== build 3 ==
// PWM_duty_cycle
module PWM_duty_cycle (
    input clk,            
    input rst,            
    input pwm_in,         
    output reg [7:0] duty_cycle   
);
Size in the first run: ~11 I/O pins, ~40000 µm² of cells after synthesis.
Settings: LEC_CHECK=0, ABC_AREA=0, CAP_MARGIN=15, CORE_MARGIN=2, CORE_UTILIZATION=72, CTS_CLUSTER_DIAMETER=75, CTS_CLUSTER_SIZE=72, HOLD_SLACK_MARGIN=-0.1, SETUP_SLACK_MARGIN=3.08, SLEW_MARGIN=20; clock period 46.2 ns.
run.sh (not shown) runs the stock make flow with config.mk's settings and CLKGATE_MAP_FILE=.
For build 3, the flow was terminated by a tool error in detailed placement and produced no final design.
Changes in build 26 relative to build 3:
Settings: HOLD_SLACK_MARGIN: -0.1 -> unset; CTS_CLUSTER_SIZE: 72 -> unset; SETUP_SLACK_MARGIN: 3.08 -> unset; CAP_MARGIN: 15 -> 20; ABC_AREA: 0 -> 1; CTS_CLUSTER_DIAMETER: 75 -> unset; the clock period (ns, I/O delays scaled along): 46.2 -> 111.0.
### Flow results
- Build 26 went all the way through synthesis, placement and routing and the layout is clean on timing, DRC and antenna.
- Between build 26 and build 3, it is build 26 whose xor/xnor share of the synthesized area is lower, by 2.4 points.
- On cell count after synthesis, the higher figure sits with build 26, not build 3.
- Comparing build 3 and build 26, net count after synthesis is higher on build 26.
- Compared with build 3, build 26 shows a lower adder and majority cell fraction of the synthesized area.
diff inputs: build 26 => build 94
Settings: changing CORE_UTILIZATION from 72 to 63; removing ABC_AREA (formerly 1).
==> comparison <==
- Build 94 vs. build 26: width of the die went up by about 4%.
- Dominant kind of combinational cell: AND-OR/OR-AND gates -> build 94, simple AND/OR/NAND/NOR gates -> build 26
- The lower insertion delay to the later sink of the worst-skew pair of build 94 and build 26 is in build 94.
- | post-synth area from yosys stat | higher: build 26 |
- [compare] base=build 26 new=build 94: least setup slack across all paths after layout lost 18.53 ns; synthesized area now sits lower; multi-input combinational gate total lost 793; number of placed cells counting well taps moved down.
Relative to build 94, the following input files were edited for build 63:
Settings: a change of CORE_UTILIZATION from 63 to 40; a change of the clock period (ns, I/O delays scaled along) from 111.0 to 104.0.
Results
- Build 63 vs. build 94: number of global-route vias before repair moved down.
- | post-route cell area | lower: build 94 |
- Number of cells in the finished layout apart from fillers grows by a little under 10% when moving from build 94 to build 63.
- Compared with build 94, in build 63 post-synthesis to final-layout area growth increased by 3.7 points relative to the old numbers, die span in x increased by about 25% relative to the old numbers, portion of the clock cycle consumed by the worst path in the final layout increased by 0.53 points relative to the old numbers.
- Looking at clock skew across both flows, build 63 is the stronger of the two, with build 94 trailing.
- Build 63 -> build 94: DRC violation count after routing delta 0, exact match


job 295:
The RTL this note starts from:
==> flow/design.v <==
module PWM_duty_cycle (
    input clk,            
    input rst,            
    input pwm_in,         
    output reg [7:0] duty_cycle   
);
    reg [15:0] high_count, total_count;   
    reg pwm_prev;        
    reg update_flag;     
    reg first_period;    
    always @(posedge clk or posedge rst) begin
        if (rst) begin
            high_count <= 0;
            total_count <= 0;
            duty_cycle <= 0;
            pwm_prev <= 0;
            update_flag <= 0;
            first_period <= 1;   
        end else begin
            total_count <= total_count + 1;
            if (pwm_in) high_count <= high_count + 1;
            if (pwm_prev && ~pwm_in) begin
                if (!first_period && total_count > 0) begin
                    duty_cycle <= (high_count * 100) / total_count;   
                end
                first_period <= 0;   
                high_count <= 0;
                total_count <= 0;
            end
            pwm_prev <= pwm_in;   
        end
    end
endmodule
Settings: LEC_CHECK=0, CAP_MARGIN=20, CELL_PAD_IN_SITES_DETAIL_PLACEMENT=0, CELL_PAD_IN_SITES_GLOBAL_PLACEMENT=3, CORE_ASPECT_RATIO=0.66, CORE_MARGIN=7, CORE_UTILIZATION=27, CTS_CLUSTER_DIAMETER=317, CTS_CLUSTER_SIZE=16, GPL_ROUTABILITY_DRIVEN=0, GPL_TIMING_DRIVEN=1, HOLD_SLACK_MARGIN=-0.06, MAX_ROUTING_LAYER=met4, MIN_ROUTING_LAYER=met1, PLACE_DENSITY=0.93, SETUP_SLACK_MARGIN=0.82, SLEW_MARGIN=20; clock period 179.0 ns.
Job 295 reached the final stage; the timing, DRC and antenna checks on its layout passed.
Inputs modified between job 295 and job 5405:
- CORE_UTILIZATION changed from 27 to 40
- CELL_PAD_IN_SITES_DETAIL_PLACEMENT removed (was 0)
- CTS_CLUSTER_SIZE removed (was 16)
- CELL_PAD_IN_SITES_GLOBAL_PLACEMENT removed (was 3)
- MIN_ROUTING_LAYER removed (was met1)
- CORE_ASPECT_RATIO removed (was 0.66)
- CTS_CLUSTER_DIAMETER removed (was 317)
- GPL_ROUTABILITY_DRIVEN removed (was 0)
- CORE_MARGIN changed from 7 to 2
- SETUP_SLACK_MARGIN removed (was 0.82)
- HOLD_SLACK_MARGIN removed (was -0.06)
- MAX_ROUTING_LAYER removed (was met4)
- PLACE_DENSITY removed (was 0.93)
- GPL_TIMING_DRIVEN removed (was 1)
- the clock period (ns, I/O delays scaled along) changed from 179.0 to 110.0
Results
Against job 295, job 5405 reports a diode insertion count for antenna repair that is lower.
Total core area for job 5405 is lower than for job 295.
In the metrics for job 5405 and job 295, the one carrying the lower share of the cycle needed by the critical path after routing is job 295.
Changes observed in job 5405 relative to job 295: global-route usage shows an increase of 7.6 points; count of buffers not belonging to the clock network in the layout +39; global-route wire length before repair decreased 7.5%.
For job 9193, these inputs were changed with respect to job 5405:
- CORE_MARGIN now 9, was 2
- PLACE_DENSITY_LB_ADDON now 0.05, previously not set
- CORE_UTILIZATION now 52, was 40
- TNS_END_PERCENT now 45, previously not set
- MIN_ROUTING_LAYER now met2, previously not set
- CORE_ASPECT_RATIO now 0.73, previously not set
- GPL_TIMING_DRIVEN now 0, previously not set
- CTS_CLUSTER_DIAMETER now 53, previously not set
- CELL_PAD_IN_SITES_GLOBAL_PLACEMENT now 2, previously not set
- SLEW_MARGIN now 15, was 20
## What came out
Run status, job 9193: aborted in global placement without I/O (3_1_place_gp_skip_io), error FLW-0024
The area figure in the yosys stat output on job 9193 is in line with that on job 5405.
When the final numbers for job 5405 and job 9193 were put side by side, the die area turned out to be smaller in job 9193.
Of job 5405 and job 9193, the run reporting the lower vertical die size was job 9193.
